== build 18 ==
## alu_top
module alu_top #(
    parameter A_WIDTH_TOP = 16,
    parameter B_WIDTH_TOP = 16
) (
    input   CLK,rst,
    input   [3 : 0] ALU_FUNC,
    input   [A_WIDTH_TOP - 1 : 0] A,
    input   [B_WIDTH_TOP - 1 : 0] B,
    output  [A_WIDTH_TOP + B_WIDTH_TOP - 1 : 0] Arith_OUT, Logic_OUT, CMP_OUT,Shift_OUT,
    output  Carry_OUT, Arith_Flag, Logic_Flag, CMP_Flag, Shift_Flag
);
Size in the first run: about 4800 cells after synthesis, about 73 flip-flops, ~36000 um2 of cells after synthesis.
export LEC_CHECK = 0
export ABC_AREA = 0
export CAP_MARGIN = 15
export CORE_MARGIN = 2
export CORE_UTILIZATION = 35
export CTS_CLUSTER_DIAMETER = 261
export CTS_CLUSTER_SIZE = 93
export MIN_ROUTING_LAYER = met2
export PLACE_DENSITY = 0.41
export SETUP_SLACK_MARGIN = 5.0
export SLEW_MARGIN = 0
export TNS_END_PERCENT = 25
create_clock -name core_clock -period 166.0 [get_ports {CLK}]
run.sh (not shown) runs the stock make flow with config.mk's settings and CLKGATE_MAP_FILE=.
Here is what was changed in the inputs of build 97 compared with build 18.
Settings: swapping 93 for 98 in CTS_CLUSTER_SIZE; swapping met2 for met1 in MIN_ROUTING_LAYER; swapping 0.41 for 0.77 in PLACE_DENSITY.
- Looking at the reports, build 97 completed the entire flow and the layout it produced met the timing, design-rule and antenna checks.
- Worst setup slack in build 97 vs build 18: up 3410 ps
- Looking at start point of the critical path, the B[1] result is from build 97; the B[0] one comes from build 18.
- Build 97 vs. build 18: count of clock-buffer cells in the layout increased 1, net total in the final layout essentially unchanged, worst slack at placement increased 1550 ps.
- Diff build 18 -> build 97: post-detailed-routing wire length lost 22 mm; total non-filler cell area in the finished layout neither gained nor lost much; remaining routing DRC violations neither gained nor lost much.
--- input diff build 97..build 59 ---
Settings: CTS_CLUSTER_SIZE: 98 -> 93; PLACE_DENSITY: 0.77 -> unset; ABC_AREA: 0 -> 1; PLACE_DENSITY_LB_ADDON: unset -> 0.0; MIN_ROUTING_LAYER: met1 -> met2; CORE_UTILIZATION: 35 -> 24.
### Flow results
| area of combinational cells with multiple inputs | higher: build 97 |. Netlist area before placement | build 59 above build 97. For build 59, the origin of the worst setup path was B[3], unlike build 97, where it was B[1]. Build 59: least setup slack across all paths after layout is 3870 ps higher than what build 97 reported. Run comparison: build 97 cell with the biggest individual delay on the critical path clkdlybuf4s50_1; build 59 cell with the biggest individual delay on the critical path clkinv_2. Routed wire length is lower on build 97. On first-pass GRT wire length, build 59 does worse than build 97. Going from build 97 to build 59, non-clock buffer count grows by 6.
> inputs changed (build 59 -> build 98)
Settings: PLACE_DENSITY_LB_ADDON: 0.0 -> unset; CAP_MARGIN: 15 -> 20; CTS_CLUSTER_SIZE: 93 -> unset; SETUP_SLACK_MARGIN: 5.0 -> unset; SLEW_MARGIN: 0 -> 20; TNS_END_PERCENT: 25 -> unset; CORE_UTILIZATION: 24 -> 12; MIN_ROUTING_LAYER: met2 -> unset; ABC_AREA: 1 -> unset; CTS_CLUSTER_DIAMETER: 261 -> unset; the clock period (ns, I/O delays scaled along): 166.0 -> 204.0.
--- outcome ---
- All of build 59 and build 98 finish clean.
- Build 98 vs build 59: synthesized area divided by synthesized cell count up
- Build 59 → build 98: sequential share of the synthesized area increased by 0.15 points relative to the old numbers; die size climbed about 90%; number of antenna violations at the first check in global routing moved up.
- Build 98: final net count is 986 lower than what build 59 reported.
- Pre-placement core utilization: lower on build 98
## Diff of input files: build 3 against build 98
Settings: CORE_UTILIZATION: 12 -> 23; the clock period (ns, I/O delays scaled along): 204.0 -> 124.0.
[summary]
- The die used by build 3 is smaller than the one used by build 98.
- The run with more routed wire is build 98, not build 3.
- Compared with build 98, build 3 ends up with a smaller final cell area.
- Build 3 vs build 98: fraction of standard cell area that is sequential up
- | total number of vias | build 3 vs build 98 | ≈ equal |
- Summary of the comparison: setup slack is lower in build 3, relative to build 98.
- The register-to-register slack of build 3 is lower than that of build 98.
- Measured against build 3, the final non-filler cell total of build 98 comes out at 1.3 times the reference value.
- Changes observed in build 3 relative to build 98: count of H-tree levels built during CTS neither gained nor lost much; non-clock buffer total of the final layout rose by 2.4%.
### build 3 -> build 91
Settings: an added TNS_END_PERCENT of 10; a change of CORE_UTILIZATION from 23 to 65; an added PLACE_DENSITY_LB_ADDON of 0.02; a change of the clock period (ns, I/O delays scaled along) from 124.0 to 130.0.
- Build 91 — count of clock-buffer cells in the layout 1 higher, build 3 as reference
- Build 3 -> build 91: final weighted congestion of routability-driven global placement increased by a little under 10%

== ember ==
Starting RTL as in the previous note.
Design alu_top, start of the top module:
module alu_top #(
    parameter A_WIDTH_TOP = 16,
    parameter B_WIDTH_TOP = 16
) (
    input   CLK,rst,
    input   [3 : 0] ALU_FUNC,
    input   [A_WIDTH_TOP - 1 : 0] A,
    input   [B_WIDTH_TOP - 1 : 0] B,
    output  [A_WIDTH_TOP + B_WIDTH_TOP - 1 : 0] Arith_OUT, Logic_OUT, CMP_OUT,Shift_OUT,
    output  Carry_OUT, Arith_Flag, Logic_Flag, CMP_Flag, Shift_Flag
);
Settings: LEC_CHECK=0, ABC_AREA=0, CAP_MARGIN=15, CORE_MARGIN=2, CORE_UTILIZATION=72, CTS_CLUSTER_DIAMETER=261, CTS_CLUSTER_SIZE=68, HOLD_SLACK_MARGIN=-0.09, MAX_ROUTING_LAYER=met4, MIN_ROUTING_LAYER=met1, PLACE_DENSITY=0.66, SETUP_SLACK_MARGIN=5.0, SLEW_MARGIN=20, TNS_END_PERCENT=5; clock period 96.1 ns.
ember | ERROR | global routing
Changes in fjord relative to ember:
Settings: TNS_END_PERCENT now 25, was 5; MAX_ROUTING_LAYER no longer set, was met4; HOLD_SLACK_MARGIN no longer set, was -0.09; CORE_UTILIZATION now 66, was 72; SLEW_MARGIN now 0, was 20; CTS_CLUSTER_SIZE now 93, was 68; PLACE_DENSITY no longer set, was 0.66; the clock period (ns, I/O delays scaled along) now 136.0, was 96.1.
## What came out
Height of the die (fjord over ember): increase, 10 um
On initial core utilization, the lower figure sits with fjord, not ember.
As far as post-synthesis share of cell area spent on xor and xnor gates goes, fjord and ember are indistinguishable; the numbers are identical.
Half-perimeter wire length after placement: fjord vs ember down 10000 um
fjord gives less cell count after placement than ember did.
Of fjord and ember, only ember never reached the final stage.
Cmp fjord vs ember: final weighted congestion of routability-driven global placement lower in fjord
Changes in sierra relative to fjord:
Settings: a change of CORE_UTILIZATION from 66 to 35; a change of SLEW_MARGIN from 0 to 25; an added PLACE_DENSITY_LB_ADDON of 0.01; an added CORE_ASPECT_RATIO of 0.5; a change of CTS_CLUSTER_SIZE from 93 to 98; a change of the clock period (ns, I/O delays scaled along) from 136.0 to 166.0.
Results
Transition at the pin with the smallest max-transition slack in sierra is 0.17 ns lower than in fjord
The worst path setup slack after routing of sierra was superior to that of fjord.
Taking sierra over fjord, the wire length of the first global-routing pass ratio works out to 1.19.
Taking fjord as the reference, in sierra sum of routed wire segments on met1 grew by 44%, vias after detailed routing shows a reduction of 1.8%, floorplan-stage core utilization has decreased.
fjord vs sierra, highest layer used for signal routing: met5 vs met4
Diff fjord -> sierra | total detailed-routing wirelength | up by more than a quarter
Compared sierra vs fjord, and clock-buffer cell count is up in sierra.
Any difference in total number of cells along the worst setup path between sierra and fjord is small enough to ignore.
#### Input delta (tundra over sierra)
Settings: ABC_AREA now 1, was 0; CORE_ASPECT_RATIO no longer set, was 0.5; CORE_UTILIZATION now 40, was 35; SLEW_MARGIN now 0, was 25; PLACE_DENSITY_LB_ADDON now 0.12, was 0.01.
## What came out
Both conditions hold for tundra: the flow ran to the end and the final layout passed the timing, design-rule and antenna checks.
[tundra vs sierra] number of optimization iterations in the first detailed-route pass: higher in tundra
Compared with sierra, tundra shows a post-synthesis share of cell area spent on and, or, nand and nor gates that is 8.2 points higher.
sierra → tundra: routed wire length fell about 17%; final period utilization fell 3.2 points.
Diff sierra -> tundra: normalized max-slew margin down 4.7 points, count of clock-buffer cells in the layout saw a decrease.
Relative to sierra, the non-clock buffer count measured on tundra has decreased by more than 10%.
Final standard cell area without fillers up 1.5% in tundra wrt sierra
Looking only at count of mapped cells out of synthesis, and setting everything else aside, the higher value of tundra and sierra goes to tundra.
Global-route usage: tundra and sierra compared, higher one is sierra

## try-lagoon
The RTL this note starts from:
==> flow/design.v <==
module Decoder_Unit (
    input [1 : 0] DEC_ALU_FUNC,
    output reg DEC_Arith_Enable, DEC_Logic_Enable, DEC_CMP_Enable, DEC_Shift_Enable
);
always @(*) begin
    DEC_Arith_Enable = 1'b0;
    DEC_Logic_Enable = 1'b0;
    DEC_CMP_Enable   = 1'b0;
    DEC_Shift_Enable = 1'b0;
    case (DEC_ALU_FUNC)
        2'b00: DEC_Arith_Enable = 1'b1;
        2'b01: DEC_Logic_Enable = 1'b1;
        2'b10: DEC_CMP_Enable   = 1'b1;
        2'b11: DEC_Shift_Enable = 1'b1;
        default: begin
            DEC_Arith_Enable = 1'b0;
            DEC_Logic_Enable = 1'b0;
            DEC_CMP_Enable   = 1'b0;
            DEC_Shift_Enable = 1'b0; 
    end
    endcase
end
endmodule
module Arithmetic_Unit #(
    parameter A_WIDTH = 16,
    parameter B_WIDTH = 16
) (
    input clk,rst,
    input [A_WIDTH - 1 : 0] A,
    input [B_WIDTH - 1 : 0] B,
    input [1 : 0] Arith_ALU_FUNC,
    input Arith_Enable,
    output reg [A_WIDTH + B_WIDTH - 1 : 0] Arith_OUT,
    output reg Carry_OUT, Arith_Flag       
);
reg [A_WIDTH + B_WIDTH - 1 : 0] ADD_Signal;
always @(posedge clk or negedge rst) begin
    if(!rst) begin 
        Arith_OUT  <=  'b0;
        Carry_OUT  <= 1'b0; 
        Arith_Flag <= 1'b0; 
end
else begin
    Arith_Flag <= Arith_Enable;
    if(Arith_Enable) begin
        case (Arith_ALU_FUNC)
            2'b00: begin
                if (A_WIDTH >= B_WIDTH) begin
                    Arith_OUT <= A + B;
                    {Carry_OUT,ADD_Signal[A_WIDTH - 1 : 0]} <= A + B;
                end
                else begin
                    Arith_OUT <= A + B;
                    {Carry_OUT,ADD_Signal[B_WIDTH - 1 : 0]} <= A + B;
                end
            end
            2'b01: Arith_OUT <= A - B;
            2'b10: Arith_OUT <= A * B;
            2'b11: Arith_OUT <= (B == 0) ? 'b0 : A / B;
            default: begin
                Arith_OUT <=  'b0;
                Carry_OUT <= 1'b0; 
            end
        endcase 
    end
  end
end
endmodule
module Logic_Unit #(
    parameter A_WIDTH = 16,
    parameter B_WIDTH = 16
) (
    input clk,rst,
    input [A_WIDTH - 1 : 0] A,
    input [B_WIDTH - 1 : 0] B,
    input [1 : 0] Logic_ALU_FUNC,
    input Logic_Enable,
    output reg [A_WIDTH + B_WIDTH - 1 : 0] Logic_OUT,
    output reg Logic_Flag       
);
always @(posedge clk or negedge rst) begin
    if(!rst) begin
    Logic_OUT  <= 16'b0;
    Logic_Flag <= 1'b0;
end
else begin
    Logic_Flag <= Logic_Enable;
    if(Logic_Enable) begin
        case (Logic_ALU_FUNC)
            2'b00: Logic_OUT <=   A & B; 
            2'b01: Logic_OUT <=   A | B;
            2'b10: Logic_OUT <= ~(A & B);
            2'b11: Logic_OUT <= ~(A | B);
            default: begin
                Logic_OUT <= 16'b0;
            end
        endcase
    end
  end
end
endmodule
module CMP_Unit #(
    parameter A_WIDTH = 16,
    parameter B_WIDTH = 16
) (
    input clk,rst,
    input [A_WIDTH - 1 : 0] A,
    input [B_WIDTH - 1 : 0] B,    
    input [1 : 0] CMP_ALU_FUNC,
    input CMP_Enable,
    output reg [A_WIDTH + B_WIDTH - 1 : 0] CMP_OUT,
    output reg CMP_Flag       
);
always @(posedge clk or negedge rst) begin
    if(!rst) begin
       CMP_OUT  <= 16'b0;
       CMP_Flag <= 1'b0;
    end
    else begin
    CMP_Flag <= CMP_Enable;    
    if(CMP_Enable) begin
        case (CMP_ALU_FUNC)
            2'b00: CMP_OUT <= 16'b0; 
            2'b01: begin
                if( A == B)
                CMP_OUT <= 16'b1;
                else
                CMP_OUT <= 16'b0;
            end
            2'b10:begin
                if( A > B)
                CMP_OUT <= 16'b10;
                else
                CMP_OUT <= 16'b0;
            end
            2'b11:begin
                if( A < B)
                CMP_OUT <= 16'b11;
                else
                CMP_OUT <= 16'b0;
            end
            default: begin
                CMP_OUT <= 16'b0;
            end
        endcase
    end
  end
end
endmodule
module Shift_Unit #(
    parameter A_WIDTH = 16,
    parameter B_WIDTH = 16
) (
    input clk,rst,
    input [A_WIDTH - 1 : 0] A,
    input [B_WIDTH - 1 : 0] B,
    input [1 : 0] Shift_ALU_FUNC,
    input Shift_Enable,
    output reg [A_WIDTH + B_WIDTH - 1 : 0] Shift_OUT,
    output reg Shift_Flag       
);
always @(posedge clk or negedge rst) begin
  if(!rst) begin
    Shift_OUT  <= 16'b0;
    Shift_Flag <= 1'b0;
end
else begin
    Shift_Flag <= Shift_Enable;
    if(Shift_Enable) begin
        case (Shift_ALU_FUNC)
            2'b00: Shift_OUT <= A >> 1; 
            2'b01: Shift_OUT <= A << 1;
            2'b10: Shift_OUT <= B >> 1;
            2'b11: Shift_OUT <= B << 1;
            default: begin
                Shift_OUT <= 16'b0;
            end
        endcase
    end
  end
end
endmodule
module alu_top #(
    parameter A_WIDTH_TOP = 16,
    parameter B_WIDTH_TOP = 16
) (
    input   CLK,rst,
    input   [3 : 0] ALU_FUNC,
    input   [A_WIDTH_TOP - 1 : 0] A,
    input   [B_WIDTH_TOP - 1 : 0] B,
    output  [A_WIDTH_TOP + B_WIDTH_TOP - 1 : 0] Arith_OUT, Logic_OUT, CMP_OUT,Shift_OUT,
    output  Carry_OUT, Arith_Flag, Logic_Flag, CMP_Flag, Shift_Flag
);
wire Arith_EN, Logic_EN, CMP_EN, Shift_EN;
Decoder_Unit U0 (
    .DEC_ALU_FUNC(ALU_FUNC[3 : 2]),
    .DEC_Arith_Enable(Arith_EN),
    .DEC_Logic_Enable(Logic_EN),
    .DEC_CMP_Enable  (CMP_EN),
    .DEC_Shift_Enable(Shift_EN)
);
Arithmetic_Unit #(.A_WIDTH(A_WIDTH_TOP), .B_WIDTH(B_WIDTH_TOP)) U1 (
    .clk(CLK),
    .rst(rst),
    .A(A),
    .B(B),
    .Arith_ALU_FUNC(ALU_FUNC[1 : 0]),
    .Arith_Enable(Arith_EN),
    .Arith_OUT(Arith_OUT),
    .Carry_OUT(Carry_OUT),
    .Arith_Flag(Arith_Flag)
);
Logic_Unit #(.A_WIDTH(A_WIDTH_TOP), .B_WIDTH(B_WIDTH_TOP)) U2 (
    .clk(CLK),
    .rst(rst),
    .A(A),
    .B(B),
    .Logic_ALU_FUNC(ALU_FUNC[1 : 0]),
    .Logic_Enable(Logic_EN),
    .Logic_OUT(Logic_OUT),
    .Logic_Flag(Logic_Flag)
);
CMP_Unit #(.A_WIDTH(A_WIDTH_TOP), .B_WIDTH(B_WIDTH_TOP)) U3 (
    .clk(CLK),
    .rst(rst),
    .A(A),
    .B(B),
    .CMP_ALU_FUNC(ALU_FUNC[1 : 0]),
    .CMP_Enable(CMP_EN),
    .CMP_OUT(CMP_OUT),
    .CMP_Flag(CMP_Flag)
);
Shift_Unit #(.A_WIDTH(A_WIDTH_TOP), .B_WIDTH(B_WIDTH_TOP)) U4 (
    .clk(CLK),
    .rst(rst),
    .A(A),
    .B(B),
    .Shift_ALU_FUNC(ALU_FUNC[1 : 0]),
    .Shift_Enable(Shift_EN),
    .Shift_OUT(Shift_OUT),
    .Shift_Flag(Shift_Flag)
);
endmodule
clock: 130.0 ns
lec_check: 0
abc_area: 0
cap_margin: 15
cell_pad_in_sites_detail_placement: 2
cell_pad_in_sites_global_placement: 3
core_aspect_ratio: 1.84
core_margin: 3
core_utilization: 40
cts_cluster_size: 100
gpl_routability_driven: 0
min_routing_layer: met2
place_density: 0.46
setup_slack_margin: 5.0
slew_margin: 20
tns_end_percent: 90
try-lagoon completed every stage of the flow, and the final layout passed the timing, design-rule and antenna checks.
Relative to try-lagoon, the following input files were edited for try-harbor:
Settings: clearing MIN_ROUTING_LAYER, which used to be met2; putting PLACE_DENSITY_LB_ADDON at 0.02 where nothing was set; clearing ABC_AREA, which used to be 0; clearing SETUP_SLACK_MARGIN, which used to be 5.0; swapping 3 for 2 in CORE_MARGIN; clearing CELL_PAD_IN_SITES_GLOBAL_PLACEMENT, which used to be 3; clearing PLACE_DENSITY, which used to be 0.46; clearing CORE_ASPECT_RATIO, which used to be 1.84; putting CTS_CLUSTER_DIAMETER at 78 where nothing was set; swapping 90 for 10 in TNS_END_PERCENT; putting HOLD_SLACK_MARGIN at 0.27 where nothing was set; swapping 15 for 20 in CAP_MARGIN; clearing GPL_ROUTABILITY_DRIVEN, which used to be 0; swapping 40 for 65 in CORE_UTILIZATION; clearing CELL_PAD_IN_SITES_DETAIL_PLACEMENT, which used to be 2.
Results
Non-clock buffer count went down by more than 10% going from try-lagoon to try-harbor. Comparing try-lagoon and try-harbor, global-route total usage across every layer is higher on try-lagoon. Diff try-lagoon -> try-harbor: final setup slack of the worst path now sits lower, maximum frequency -0.16 MHz, clock buffer and inverter area fraction after layout now sits at about the same level, depth of the critical timing path with buffers and inverters included shrank by 5.
## Diff of input files: try-onyx against try-harbor
Settings: clearing TNS_END_PERCENT, which used to be 10; putting PLACE_DENSITY at 0.66 where nothing was set; clearing PLACE_DENSITY_LB_ADDON, which used to be 0.02; putting MAX_ROUTING_LAYER at met4 where nothing was set; swapping 65 for 71 in CORE_UTILIZATION; putting ABC_AREA at 1 where nothing was set; swapping 100 for 59 in CTS_CLUSTER_SIZE; swapping 20 for 15 in CAP_MARGIN; clearing HOLD_SLACK_MARGIN, which used to be 0.27; swapping 78 for 323 in CTS_CLUSTER_DIAMETER.
Results
try-onyx against try-harbor: netlist area before placement increased 1100 µm²; global-route usage increased 2.8 points. Register-to-register path setup slack: try-onyx > try-harbor. try-onyx: data arrival time of the critical path is 2.71 ns lower than what try-harbor reported. Compared to try-harbor, try-onyx has final instance count without filler cells 16% higher. Number of cells on the critical path (try-harbor / try-onyx): 0.67. In try-onyx the post-synthesis share of cell area spent on full adders, half adders and majority gates turned out 1.0 points lower than in try-harbor.
Setup changes, try-onyx to try-indigo
Settings: setting CORE_ASPECT_RATIO to 0.5 for the first time; changing CORE_UTILIZATION from 71 to 65; removing MAX_ROUTING_LAYER (formerly met4); removing ABC_AREA (formerly 1); removing PLACE_DENSITY (formerly 0.66); removing CTS_CLUSTER_DIAMETER (formerly 323); setting TNS_END_PERCENT to 10 for the first time; changing CTS_CLUSTER_SIZE from 59 to 100; setting PLACE_DENSITY_LB_ADDON to 0.02 for the first time; changing CAP_MARGIN from 15 to 20.
[summary]
Going from try-onyx to try-indigo, chip area from the yosys synthesis statistics shrinks by 3.0%. On post-synthesis cell count: between try-indigo and try-onyx, it ends up higher for try-onyx.
